==> inputs of branch violet <==
==> flow/design.v <==
module axi_stream_insert_header #(
    parameter DATA_WD = 32,
    parameter DATA_BYTE_WD = DATA_WD / 8,
    parameter BYTE_CNT_WD = $clog2(DATA_BYTE_WD)
) (
    input clk,
    input rst_n,
    input valid_in,
    input [DATA_WD-1 : 0] data_in,
    input [DATA_BYTE_WD-1 : 0] keep_in,
    input last_in,
    output ready_in,
    output valid_out,
    output [DATA_WD-1 : 0] data_out,
    output [DATA_BYTE_WD-1 : 0] keep_out,
    output last_out,
    input ready_out,
    input valid_insert,
    input [DATA_WD-1 : 0] header_insert,
    input [DATA_BYTE_WD-1 : 0] keep_insert,
    input [BYTE_CNT_WD : 0] byte_insert_cnt,
    output ready_insert
);
function [BYTE_CNT_WD:0]count_1;
    input [DATA_BYTE_WD-1:0] data_in;
    reg [BYTE_CNT_WD:0]cnt,n;
begin
    cnt=0;
    for (n=0;n<DATA_BYTE_WD; n=n+1) begin
        if(data_in[n])
            cnt = cnt+1'b1; 
            count_1 =cnt;
    end
end
endfunction
localparam IDEL = 4'b0001;
localparam HAEDER_INSERT = 4'b0010;
localparam WAIT = 4'b0100;
localparam IN_OUT = 4'b1000;
reg [3:0] current_state;
reg [3:0] next_state;
reg [BYTE_CNT_WD : 0] byte_insert_cnt_temp;
reg [DATA_BYTE_WD-1 : 0] keep_insert_temp;
reg [DATA_WD-1:0] mem [0:4];
reg [1:0] addr_in;
reg [1:0] addr_out;
reg[4:0] cnt_temp;
reg [DATA_BYTE_WD-1 : 0] keepin_last;
wire [BYTE_CNT_WD:0] keepin_last_count;
wire [4:0] out_cnt ;
reg [2*DATA_WD-1 : 0] data_out_reg;
reg [2*DATA_BYTE_WD-1 : 0] keep_out_reg;
reg last_out_reg;
reg [4:0]cnt_out_temp;
    assign keepin_last_count = count_1(keepin_last); 
    assign ready_in = (current_state == HAEDER_INSERT || current_state==IN_OUT)?1'b1:1'b0;
    assign ready_insert = (current_state == IDEL)?1'b1:1'b0;
    assign valid_out = (current_state == IN_OUT)?1'b1:1'b0;
    assign out_cnt = (keepin_last_count+byte_insert_cnt_temp>DATA_BYTE_WD)?cnt_temp+1'b1:cnt_temp; 
    always @(posedge clk or negedge rst_n) begin
        if(!rst_n)begin
            current_state <= IDEL;
        end else begin
            current_state <= next_state;
        end
    end
    always @(*) begin
        next_state = IDEL;
        case (current_state)
            IDEL:begin
                if(valid_insert && ready_insert) 
                    next_state = HAEDER_INSERT;
                else 
                    next_state = IDEL;     
            end
            HAEDER_INSERT:begin
                if(ready_out && addr_in == 2'd3) 
                    next_state = IN_OUT;
                else if(addr_in == 2'd3)
                    next_state = WAIT; 
                else
                    next_state = HAEDER_INSERT;     
            end
            WAIT:begin
                if(valid_in && ready_out) 
                    next_state = IN_OUT;
                else 
                    next_state = WAIT;     
            end
            IN_OUT:begin
                if(last_out) 
                    next_state = IDEL;
                else 
                    next_state = IN_OUT;     
            end
            default: next_state = IDEL;
        endcase    
    end
    always @(posedge clk or negedge rst_n) begin
        if(!rst_n)begin
            byte_insert_cnt_temp <= 'b0;
            keep_insert_temp <= 'b0;
        end else if(valid_insert && ready_insert) begin
            byte_insert_cnt_temp <= byte_insert_cnt; 
            keep_insert_temp <= keep_insert;
        end else begin
            byte_insert_cnt_temp <= byte_insert_cnt_temp;
            keep_insert_temp <= keep_insert_temp;
        end
    end
    integer k;
    always @(posedge clk or negedge rst_n) begin
        if(!rst_n)begin
            addr_in <= 2'd0;
            cnt_temp <= 5'b0;
            keepin_last <= 'b0; 
            for(k=0;k<=4;k=k+1) 
               mem[k] <= 32'b0;        
        end else if(valid_insert && ready_insert && addr_in==2'd0) begin 
            addr_in <= addr_in + 1'b1;
            mem[addr_in] <= header_insert;
            cnt_temp <= 5'b0;
            keepin_last <= 'b0;
        end else if (valid_in && ready_in && last_in) begin 
            addr_in <= addr_in + 1'b1;
            mem[addr_in] <= data_in;
            cnt_temp <= cnt_temp + 1'b1;
            keepin_last <= keep_in;
        end else if (valid_in && ready_in) begin 
            addr_in <= addr_in + 1'b1;
            mem[addr_in] <= data_in;
            cnt_temp <= cnt_temp + 1'b1;
            keepin_last <= keepin_last;
        end else begin
            addr_in <= addr_in;
            cnt_temp <= cnt_temp;
            keepin_last <= keepin_last;
        end
    end
    always @(posedge clk or negedge rst_n) begin
        if(!rst_n)begin
            data_out_reg <= 'b0;
            keep_out_reg <= 'b0;
            last_out_reg <= 1'b0;
            addr_out <= 'b0;
            cnt_out_temp <= 'b0;
        end else if((current_state==HAEDER_INSERT || current_state==WAIT) && next_state == IN_OUT) begin 
            data_out_reg <= {mem[addr_out],mem[addr_out+1]} << (DATA_BYTE_WD - byte_insert_cnt)*8;
            keep_out_reg <= {DATA_BYTE_WD{1'b1}};
            last_out_reg <= 1'b0;
            addr_out <= addr_out + 1'b1;
            cnt_out_temp <= cnt_out_temp+1'b1;
        end else if (valid_out && ready_out) begin
            data_out_reg <= {mem[addr_out],mem[addr_out+1]} << (DATA_BYTE_WD - byte_insert_cnt)*8; 
            addr_out <= addr_out + 1'b1;
            cnt_out_temp <= cnt_out_temp+1'b1;
            if (cnt_out_temp == out_cnt-1'b1) begin
            last_out_reg <= 1'b1;
            keep_out_reg <= {keep_insert_temp,keepin_last} << (DATA_BYTE_WD - byte_insert_cnt);            
            end else begin                                                                                                                                           
            last_out_reg <= 1'b0;
            keep_out_reg <= {DATA_BYTE_WD{1'b1}};               
            end
        end else begin
            data_out_reg <= data_out_reg;
            keep_out_reg <= keep_out_reg;
            last_out_reg <= 1'b0;
            addr_out <= 'b0;
            cnt_out_temp <= 'b0;
        end
    end
    assign data_out = data_out_reg[2*DATA_WD-1:DATA_WD];
    assign keep_out = (out_cnt == cnt_temp)?keep_out_reg[2*DATA_BYTE_WD-1:DATA_BYTE_WD]:keep_out_reg[DATA_BYTE_WD-1:0];
    assign last_out = last_out_reg;
endmodule
==> flow/run.sh <==
#!/bin/bash
# the make line also repeats each setting of config.mk as NAME=value (left out here)
make -C /OpenROAD-flow-scripts/flow DESIGN_CONFIG=/design/flow/config.mk WORK_HOME=/design/flow/orfs CLKGATE_MAP_FILE= finish
==> flow/config.mk <==
export PLATFORM = sky130hd
export DESIGN_NAME = axi_stream_insert_header
export DESIGN_NICKNAME = axi_stream_insert_header
export VERILOG_FILES = /design/flow/design.v
export SDC_FILE = /design/flow/constraint.sdc
export NUM_CORES = 4
export LEC_CHECK = 0
export ABC_AREA = 1
export CAP_MARGIN = 20
export CELL_PAD_IN_SITES_DETAIL_PLACEMENT = 0
export CORE_MARGIN = 2
export CORE_UTILIZATION = 70
export CTS_CLUSTER_DIAMETER = 322
export CTS_CLUSTER_SIZE = 62
export GPL_ROUTABILITY_DRIVEN = 0
export HOLD_SLACK_MARGIN = 0.28
export SETUP_SLACK_MARGIN = 1.72
export SLEW_MARGIN = 20
==> flow/constraint.sdc <==
create_clock -name core_clock -period 2.25 [get_ports {clk}]
set_input_delay 0.4500 -clock core_clock [delete_from_list [all_inputs] [get_ports {clk}]]
set_output_delay 0.4500 -clock core_clock [all_outputs]
set_load 0.01 [all_outputs]
==> branch nickel (differences from branch violet) <==
- ABC_AREA: 1 -> default
- CELL_PAD_IN_SITES_DETAIL_PLACEMENT: 0 -> default
- CORE_UTILIZATION: 70 -> 66
- CTS_CLUSTER_DIAMETER: 322 -> default
- CTS_CLUSTER_SIZE: 62 -> default
- GPL_ROUTABILITY_DRIVEN: 0 -> default
- HOLD_SLACK_MARGIN: 0.28 -> default
- PLACE_DENSITY: default -> 0.6
- SETUP_SLACK_MARGIN: 1.72 -> default
==> flow/constraint.sdc (replaced) <==
create_clock -name core_clock -period 4.29 [get_ports {clk}]
set_input_delay 0.8580 -clock core_clock [delete_from_list [all_inputs] [get_ports {clk}]]
set_output_delay 0.8580 -clock core_clock [all_outputs]
set_load 0.01 [all_outputs]
==> qor summary <==
item                                                                                   branch nickel                   branch violet
Yosys stat chip area                                                                      11400 um^2                      12300 um^2
Pre-CTS worst setup slack                                                                   0.147 ns                        -1.20 ns
Area share of the largest cell type after synthesis                                            43.2%                           40.2%
Area fraction in and, or, nand and nor cells after synthesis                                   13.5%                           29.1%
Mean area per synthesized cell                                                             8.93 um^2                       7.06 um^2
Synth Area in XOR/XNOR                                                                         1.53%                          0.704%
Synthesized instance count                                                                      1276                            1737
Number of nets produced by synthesis                                                            1378                            1839
Seq/Total Area, Yosys                                                                          43.5%                           40.4%
Post-synthesis instance area                                                              11400 um^2                      12300 um^2
DP HPWL                                                                                      23.5 mm                         29.5 mm
Yosys aoi share                                                                                27.2%                           18.1%
Post-detailed-placement cell area                                                         12800 um^2                      14900 um^2
Share of synthesized cell area in full adder, half adder and majority cells                    2.37%                           2.20%
Multiplexer area fraction after synthesis                                                      6.91%                          0.418%
Status                                                                       complete, no violations                  did not finish
Stage where the flow stopped                                                                       -  clock tree synthesis (4_1_cts)
Distinct cell type count after synthesis                                                          68                              42
Die Ht                                                                                        135 um                          136 um
Starting Density                                                                               66.6%                           71.2%
Number of standard cells reported by yosys                                                      1276                            1737
Die ar.                                                                                   18300 um^2                      18600 um^2
Die Span X                                                                                    135 um                          136 um


==> inputs of run a <==
// axi_stream_insert_header: RTL as listed in full above, without the edits since
export LEC_CHECK = 0
export CAP_MARGIN = 0
export CELL_PAD_IN_SITES_DETAIL_PLACEMENT = 0
export CORE_ASPECT_RATIO = 0.5
export CORE_MARGIN = 7
export CORE_UTILIZATION = 61
export CTS_CLUSTER_DIAMETER = 333
export CTS_CLUSTER_SIZE = 98
export GPL_ROUTABILITY_DRIVEN = 0
export HOLD_SLACK_MARGIN = 0.28
export PLACE_DENSITY = 0.42
export SETUP_SLACK_MARGIN = -0.61
export SLEW_MARGIN = 20
create_clock -name core_clock -period 6.2 [get_ports {clk}]
run.sh (not shown) runs the stock make flow with config.mk's settings and CLKGATE_MAP_FILE=.
==> run b: changes against run a <==
ABC_AREA = 1   (was not set)
CAP_MARGIN = 20   (was 0)
CELL_PAD_IN_SITES_DETAIL_PLACEMENT = not set   (was 0)
CORE_ASPECT_RATIO = not set   (was 0.5)
CORE_MARGIN = 2   (was 7)
CORE_UTILIZATION = 68   (was 61)
CTS_CLUSTER_DIAMETER = not set   (was 333)
GPL_ROUTABILITY_DRIVEN = not set   (was 0)
HOLD_SLACK_MARGIN = not set   (was 0.28)
PLACE_DENSITY = 0.6   (was 0.42)
SETUP_SLACK_MARGIN = not set   (was -0.61)
==> flow/constraint.sdc (replaced) <==
create_clock -name core_clock -period 3.23 [get_ports {clk}]
set_input_delay 0.6460 -clock core_clock [delete_from_list [all_inputs] [get_ports {clk}]]
set_output_delay 0.6460 -clock core_clock [all_outputs]
set_load 0.01 [all_outputs]
==> comparison <==
Run a completed without violations. Run b reached the layout checks and failed them: negative setup slack. In run a the clock power is smaller than in run b, by 47%. Between run a and run b, the lower cell area is in run a (gap about 9%, measured against run b). Against run a, the die size of run b is lower by about 17%. Of run a and run b, run b has the higher clock skew (gap 0.0069 ns). Synthesized cell count: run b is larger than run a (about 36%). Via count: run a is smaller than run b (17%). In sequential cell count, run a and run b do not differ. Of run b and run a, run a has the higher worst hold slack (gap 0.26 ns). In run a the sequential share of layout area is higher than in run b, by 3.3 points. Between run a and run b, the lower critical path depth is in run a (gap 2). Of run b and run a, run b has the higher utilization (gap 9.3 points).


==> run F: inputs <==
RTL: the design.v shown in full above, as it stands there.
clock: 5.5 ns
lec_check: 0
cap_margin: 20
core_margin: 2
core_utilization: 51
cts_cluster_diameter: 338
cts_cluster_size: 100
place_density: 0.6
slew_margin: 20
==> run A: changes against run F <==
ABC_AREA = 1   (was not set)
CORE_UTILIZATION = 72   (was 51)
CTS_CLUSTER_DIAMETER = 355   (was 338)
PLACE_DENSITY = not set   (was 0.6)
PLACE_DENSITY_LB_ADDON = 0.01   (was not set)
==> flow/constraint.sdc (replaced) <==
create_clock -name core_clock -period 1.56 [get_ports {clk}]
set_input_delay 0.3120 -clock core_clock [delete_from_list [all_inputs] [get_ports {clk}]]
set_output_delay 0.3120 -clock core_clock [all_outputs]
set_load 0.01 [all_outputs]
==> summary of the runs <==
- Of run A and run F, run F has the higher die size (gap 23%, measured against run F).
- Run A stopped in clock tree synthesis (4_1_cts) (DPL-0038). Run F finished clean.
- Between run F and run A, the lower synthesized area is in run F (gap about 7%, measured against run A).
- Of run F and run A, run A has the higher synthesized cell count (gap about 27%, measured against run A).
==> figures <==
|  | run F | run A |
|---|---|---|
| Outcome | finished clean | did not finish |
| Failing step | - | clock tree synthesis (4_1_cts) |
| Distinct lib cells used | 68 | 42 |
| Post-synthesis instance total | 1276 | 1737 |
| Worst setup timing slack at the placement stage | 0.8926 ns | -1.806 ns |
| YS chip area | 11400 um2 | 12270 um2 |
| Mean area per synthesized cell | 8.935 um2 | 7.064 um2 |
| Die Y | 153.5 um | 134.5 um |
| Die W | 153.5 um | 134.5 um |
| Post-placement cell area | 12820 um2 | 14950 um2 |
| GPL Wtd Cong | 0.9538 | 1.106 |
| Number of cell rows | 54 | 47 |
| Chip area | 23570 um2 | 18100 um2 |


==> inputs of run C <==
Starts from the design.v that is shown in full above.
make LEC_CHECK=0 CAP_MARGIN=20 CORE_ASPECT_RATIO=0.5 CORE_MARGIN=2 CORE_UTILIZATION=25 CTS_CLUSTER_DIAMETER=338 CTS_CLUSTER_SIZE=100 PLACE_DENSITY=0.89 SLEW_MARGIN=20 TNS_END_PERCENT=20 finish   # period 5.5 ns
==> inputs of run R, as changes to run C <==
- CAP_MARGIN: 20 -> 35
- CORE_ASPECT_RATIO: 0.5 -> 1.74
- CORE_MARGIN: 2 -> 10
- CORE_UTILIZATION: 25 -> 51
- PLACE_DENSITY: 0.89 -> 0.52
==> CHANGELOG.md <==
## Implementation

* Status: finished clean
* F_max at 196 MHz
* Post-DP HPWL at 25.1 mm
* # diodes at 1
* Skew final at 0.0193 ns
* Power Clock at 1300 uW
* GR met1 Demand/Resource at 18.1%
* Wirelength, routed at 37.2 mm
* First-pass DRT Iterations at 10
* Crit path cell chain: inv_1 > ha_1 > xor2_1 > xor2_1 > ha_1 > inv_1 > fa_1 > xnor2_1 > a21o_1 > nor2_2 > mux2_2 > clkdlybuf4s50_1
* Pre-CTS setup slack at 0.945 ns
* Initial antenna violation count at 1
* Critical Path Max Stage Delay at 0.49 ns
(the above is from run C)
==> CHANGELOG.md <==
## Implementation

* Status: finished clean
* Skew final at 0.0120 ns
* TritonCTS clock tree: done
* Tapcells at 296
* Power Clock at 1190 uW
* Dpl cells at 1,618
* Crit path cell chain: inv_1 > ha_1 > xor2_1 > ha_1 > mux2_2 > inv_1 > fa_1 > xnor2_1 > a21o_1 > nor2_2 > mux2_2 > clkdlybuf4s50_1
* Critical Path Max Stage Delay at 0.48 ns
* First-pass DRT Iterations at 7
* Wirelength, routed at 39.9 mm
* GR met1 Demand/Resource at 31.3%
* Initial antenna violation count at 0
* # diodes at 0
(the above is from run R)


==> v33 <==
// axi_stream_insert_header: RTL as listed in full above, without the edits since
export LEC_CHECK = 0
export ABC_AREA = 1
export CAP_MARGIN = 20
export CORE_MARGIN = 2
export CORE_UTILIZATION = 72
export CTS_CLUSTER_DIAMETER = 25
export CTS_CLUSTER_SIZE = 40
export PLACE_DENSITY = 0.7
export SETUP_SLACK_MARGIN = 0.83
export SLEW_MARGIN = 20
create_clock -name core_clock -period 2.83 [get_ports {clk}]
==> inputs of v28, as changes to v33 <==
Settings changed: ABC_AREA 1 to default, CORE_UTILIZATION 72 to 33, CTS_CLUSTER_DIAMETER 25 to default, CTS_CLUSTER_SIZE 40 to default, PLACE_DENSITY 0.7 to 0.6, SETUP_SLACK_MARGIN 0.83 to default.
==> flow/constraint.sdc (replaced) <==
create_clock -name core_clock -period 7.52 [get_ports {clk}]
set_input_delay 1.5040 -clock core_clock [delete_from_list [all_inputs] [get_ports {clk}]]
set_output_delay 1.5040 -clock core_clock [all_outputs]
set_load 0.01 [all_outputs]
==> notes.md <==
impl run done, here's what came out: status no timing/DRC/antenna violations, Final HPWL DP 26.0 mm, Row Count 68, Cell Type Count 68, Post-DP Area about 13000 um2, Syn Area/Cell 8.93 um2, Mux cell area share 6.91%, Net Count, Synth 1378, placed insts 1766
The numbers above come from v28.

==> notes.md <==
run results: post-synthesis cell area 12300 um2, Net Count, Synth 1839, Post-DP Area roughly 14000 um2, placed insts 2026, Stop Error [ERROR GRT-0232] Routing congestion too high. Check the congestion heatmap in the GUI., Last stage global routing (5_1_grt), Final HPWL DP 26.3 mm, Syn Area/Cell between 7 and 8 um2, status aborted with a tool error, Row Count 47, Cell Type Count 42
The numbers above come from v33.

No activity file was given, so power comes from the tool's default toggle rates.
